==> inputs of exp/ember <==
Design testSlave, start of the top module:
module testSlave(input clk, input reset,
    input  S_AXI_RREADY,
    output S_AXI_RVALID,
    output[5:0] S_AXI_RID,
    output[31:0] S_AXI_RDATA,
    output[1:0] S_AXI_RRESP,
    output S_AXI_RLAST,
    output S_AXI_ARREADY,
    input  S_AXI_ARVALID,
    input [5:0] S_AXI_ARID,
    input [5:0] S_AXI_ARADDR,
    input [7:0] S_AXI_ARLEN,
    input [2:0] S_AXI_ARSIZE,
    input [1:0] S_AXI_ARBURST,
    output S_AXI_WREADY,
    input  S_AXI_WVALID,
    input [31:0] S_AXI_WDATA,
    input [3:0] S_AXI_WSTRB,
    input  S_AXI_WLAST,
    output S_AXI_AWREADY,
    input  S_AXI_AWVALID,
    input [5:0] S_AXI_AWID,
    input [5:0] S_AXI_AWADDR,
    input [7:0] S_AXI_AWLEN,
    input [2:0] S_AXI_AWSIZE,
    input [1:0] S_AXI_AWBURST,
    input  S_AXI_BREADY,
    output S_AXI_BVALID,
    output[5:0] S_AXI_BID,
    output[1:0] S_AXI_BRESP
);
  reg [1:0] axi_bresp;
  wire[1:0] T0;
  wire[1:0] T1;
  wire T2;
  wire T3;
  wire T4;
  wire T5;
  wire T6;
  reg  axi_bvalid;
  wire T7;
  wire T8;
  wire T9;
  wire T10;
  wire T11;
  wire T12;
  wire T13;
  wire T14;
  wire T15;
  reg  axi_wready;
  wire T16;
  wire T17;
  wire T18;
  wire T19;
  wire T20;
  wire T21;
  wire T22;
  wire T23;
  wire T24;
  wire T25;
  wire T26;
  wire T27;
  wire T28;
  reg  axi_awv_awr_flag;
  wire T29;
  wire T30;
  wire T31;
  wire T32;
  wire T33;
  wire T34;
  wire T35;
  reg  axi_arv_arr_flag;
  wire T36;
  wire T37;
  wire T38;
  wire T39;
  wire T40;
  wire T41;
  wire T42;
  wire T43;
  wire T44;
  wire T45;
  wire T46;
  reg  axi_arready;
  wire T47;
  wire T48;
  wire T49;
  wire T50;
  wire T51;
  wire T52;
  wire T53;
  wire T54;
  reg [7:0] axi_arlen;
  wire[7:0] T55;
  wire[7:0] T56;
  wire T57;
  wire T58;
  wire T59;
  wire T60;
  wire T61;
  wire T62;
  wire T63;
  reg [7:0] axi_arlen_cntr;
  wire[7:0] T64;
  wire[7:0] T65;
  wire[7:0] T66;
  wire[7:0] T67;
  ...
clock: 2.78 ns
lec_check: 0
abc_area: 1
cap_margin: 20
cell_pad_in_sites_detail_placement: 0
core_margin: 2
core_utilization: 21
cts_cluster_diameter: 38
cts_cluster_size: 70
gpl_timing_driven: 1
place_density: 0.72
setup_slack_margin: 0.44
slew_margin: 20
run.sh (not shown) runs the stock make flow with config.mk's settings and CLKGATE_MAP_FILE=.
==> exp/fjord (differences from exp/ember) <==
==> flow/config.mk (replaced) <==
export PLATFORM = sky130hd
export DESIGN_NAME = testSlave
export DESIGN_NICKNAME = testSlave
export VERILOG_FILES = /design/flow/design.v
export SDC_FILE = /design/flow/constraint.sdc
export NUM_CORES = 4
export LEC_CHECK = 0
export CAP_MARGIN = 20
export CORE_MARGIN = 2
export CORE_UTILIZATION = 58
export SLEW_MARGIN = 20
==> flow/constraint.sdc (replaced) <==
create_clock -name core_clock -period 1.98 [get_ports {clk}]
set_input_delay 0.3960 -clock core_clock [delete_from_list [all_inputs] [get_ports {clk}]]
set_output_delay 0.3960 -clock core_clock [all_outputs]
set_load 0.01 [all_outputs]
==> results <==
exp/ember went through all stages and came out clean. exp/fjord finished but failed the layout checks on negative setup slack. Between exp/ember and exp/fjord, the lower total power is in exp/ember (gap about 23%, measured against exp/fjord). Between exp/fjord and exp/ember, the lower cell area is in exp/ember (gap about 2.2%, measured against exp/ember). Against exp/ember, the synthesized area of exp/fjord is larger by about 0.55%. Clock power: exp/fjord is higher than exp/ember (about 10%). Between exp/fjord and exp/ember, the lower wire length is in exp/fjord (gap about 8%, measured against exp/ember). Against exp/fjord, the first-iteration DRC count of exp/ember is lower by about 13%. In exp/ember the setup slack is better than in exp/fjord, by 0.90 ns.

========
==> build 25 <==
testSlave again, from the RTL that the note above started with.
// testSlave
module testSlave(input clk, input reset,
    input  S_AXI_RREADY,
    output S_AXI_RVALID,
    output[5:0] S_AXI_RID,
    output[31:0] S_AXI_RDATA,
    output[1:0] S_AXI_RRESP,
    output S_AXI_RLAST,
    output S_AXI_ARREADY,
    input  S_AXI_ARVALID,
    input [5:0] S_AXI_ARID,
    input [5:0] S_AXI_ARADDR,
    input [7:0] S_AXI_ARLEN,
    input [2:0] S_AXI_ARSIZE,
    input [1:0] S_AXI_ARBURST,
    output S_AXI_WREADY,
    input  S_AXI_WVALID,
    input [31:0] S_AXI_WDATA,
    input [3:0] S_AXI_WSTRB,
    input  S_AXI_WLAST,
    output S_AXI_AWREADY,
    input  S_AXI_AWVALID,
    input [5:0] S_AXI_AWID,
    input [5:0] S_AXI_AWADDR,
    input [7:0] S_AXI_AWLEN,
    input [2:0] S_AXI_AWSIZE,
    input [1:0] S_AXI_AWBURST,
    input  S_AXI_BREADY,
    output S_AXI_BVALID,
    output[5:0] S_AXI_BID,
    output[1:0] S_AXI_BRESP
);
  reg [1:0] axi_bresp;
  wire[1:0] T0;
  wire[1:0] T1;
  wire T2;
  wire T3;
  wire T4;
  wire T5;
  wire T6;
  reg  axi_bvalid;
  wire T7;
  wire T8;
  wire T9;
  wire T10;
  wire T11;
  wire T12;
  wire T13;
  wire T14;
  wire T15;
  reg  axi_wready;
  wire T16;
  wire T17;
  wire T18;
  wire T19;
  wire T20;
  wire T21;
  wire T22;
  wire T23;
  wire T24;
  wire T25;
  wire T26;
  wire T27;
  wire T28;
  reg  axi_awv_awr_flag;
  wire T29;
  wire T30;
  wire T31;
  wire T32;
  wire T33;
  wire T34;
  wire T35;
  reg  axi_arv_arr_flag;
  wire T36;
  wire T37;
  wire T38;
  wire T39;
  wire T40;
  wire T41;
  wire T42;
  wire T43;
  wire T44;
  wire T45;
  wire T46;
  reg  axi_arready;
  wire T47;
  wire T48;
  wire T49;
  wire T50;
  wire T51;
  wire T52;
  wire T53;
  wire T54;
  reg [7:0] axi_arlen;
  wire[7:0] T55;
  wire[7:0] T56;
  wire T57;
  wire T58;
  wire T59;
  wire T60;
  wire T61;
  wire T62;
  wire T63;
  reg [7:0] axi_arlen_cntr;
  wire[7:0] T64;
  wire[7:0] T65;
  wire[7:0] T66;
  wire[7:0] T67;
  wire T68;
  ...
Settings: LEC_CHECK=0, ABC_AREA=1, CAP_MARGIN=0, CORE_MARGIN=2, CORE_UTILIZATION=72, CTS_CLUSTER_DIAMETER=275, CTS_CLUSTER_SIZE=10, HOLD_SLACK_MARGIN=0.24, PLACE_DENSITY_LB_ADDON=0.09, SLEW_MARGIN=20; clock period 1.85 ns.
==> build 61 (differences from build 25) <==
ABC_AREA = default   (was 1)
CAP_MARGIN = 20   (was 0)
CORE_UTILIZATION = 70   (was 72)
CTS_CLUSTER_DIAMETER = default   (was 275)
CTS_CLUSTER_SIZE = 41   (was 10)
HOLD_SLACK_MARGIN = default   (was 0.24)
PLACE_DENSITY = 0.63   (was default)
PLACE_DENSITY_LB_ADDON = default   (was 0.09)
SETUP_SLACK_MARGIN = 0.4   (was default)
==> flow/constraint.sdc (replaced) <==
create_clock -name core_clock -period 1.82 [get_ports {clk}]
set_input_delay 0.3640 -clock core_clock [delete_from_list [all_inputs] [get_ports {clk}]]
set_output_delay 0.3640 -clock core_clock [all_outputs]
set_load 0.01 [all_outputs]
==> trial 38 (differences from build 25) <==
ABC_AREA = default   (was 1)
CAP_MARGIN = 20   (was 0)
CTS_CLUSTER_DIAMETER = default   (was 275)
CTS_CLUSTER_SIZE = 42   (was 10)
HOLD_SLACK_MARGIN = default   (was 0.24)
PLACE_DENSITY = 0.6   (was default)
PLACE_DENSITY_LB_ADDON = default   (was 0.09)
==> flow/constraint.sdc (replaced) <==
create_clock -name core_clock -period 2.27 [get_ports {clk}]
set_input_delay 0.4540 -clock core_clock [delete_from_list [all_inputs] [get_ports {clk}]]
set_output_delay 0.4540 -clock core_clock [all_outputs]
set_load 0.01 [all_outputs]
==> run notes <==
Purpose: to document the outcome of synthesis and place and route.

Synthesis
In the post-synthesis netlist, the biggest area contributors are edfxtp_1, and3_1, and2_1. The sequential area share after synthesis is 0.675. The distinct cell type count after synthesis is 56.

Placement
The placed cell area is 0.0300 mm2. In the placement report, post-DP HPWL is listed as ~46000 um.

Final timing
The final setup violation count is 1149. The setup slack of the critical path after layout is -0.660 ns.

Outcome
The run did not pass the layout checks because of setup timing. The flow ran to the end, but the layout failed its checks.

Die
From left edge to right edge, the die measures roughly 200 um.
the above is filed under build 61

==> run notes <==
The following summarizes the physical implementation.

Outcome
The tool reported: "[ERROR DPL-0033] detailed placement checks failed during check placement". The halt point of the flow is clock tree synthesis. The flow did not finish.

Placement
The count of buffers added on input and output ports is 105. Once detailed placement completed, the half-perimeter wirelength came to 50500 um. Per the placement report, the placed cell count is 3132. The placed cell area is 0.0299 mm2.

Synthesis
The synthesized design contains 584 enable-type register cells. The commonest cells after synthesis are nor2_1, edfxtp_1, nand2_1, inv_1, nand3_1. The most area-hungry cell type in the Yosys netlist is edfxtp_1.

Looking at the cell usage after synthesis, the top flip-flop cell is edfxtp_1. By area the synthesized netlist is led by edfxtp_1, nor2_1, nand2_1. Of the synthesized area, sequential elements account for 0.679. The flip-flop and latch count after synthesis is approximately 600. The synthesized netlist contains 36 unique library cells.

Die
The horizontal die dimension reported for this design is 195 um. The chip area is ~0.038 mm2.
the above is filed under build 25

==> run notes <==
Purpose: to document the outcome of synthesis and place and route.

Final timing
The final timing report counts setup violations totalling 69. Once routing completed, OpenROAD measured the worst setup slack at -0.134 ns. The headroom to the max-slew limit is 0.534.

Placement
Detailed placement ended at an HPWL of 43000 um.

Outcome
The report lists the violated layout checks as setup timing. The run finished, with violations left.

Synthesis
Sorting the synthesized cells by area gives the leading types as edfxtp_1, and3_1, and2_1. Per Yosys stat, the portion of area used by sequential elements is 0.675. The adder and majority cell fraction of the synthesized area is 0.00950.

The flip-flop cell with the highest count after synthesis is edfxtp_1. The distinct cell type count after synthesis is 56.

Die
Row generation in the floorplan step produced 70 rows. Per the OpenROAD floorplan log, the width of the die is about 200 um.

Power and ir drop
The post-route total power is 25900 uW.

Final layout
The fraction of the core area covered by cells at the end of the flow is 0.889.

Setup path
Of all nets on the critical path, the largest fanout is 4.
the above is filed under trial 38

Power is estimated from default activity; no workload was simulated.
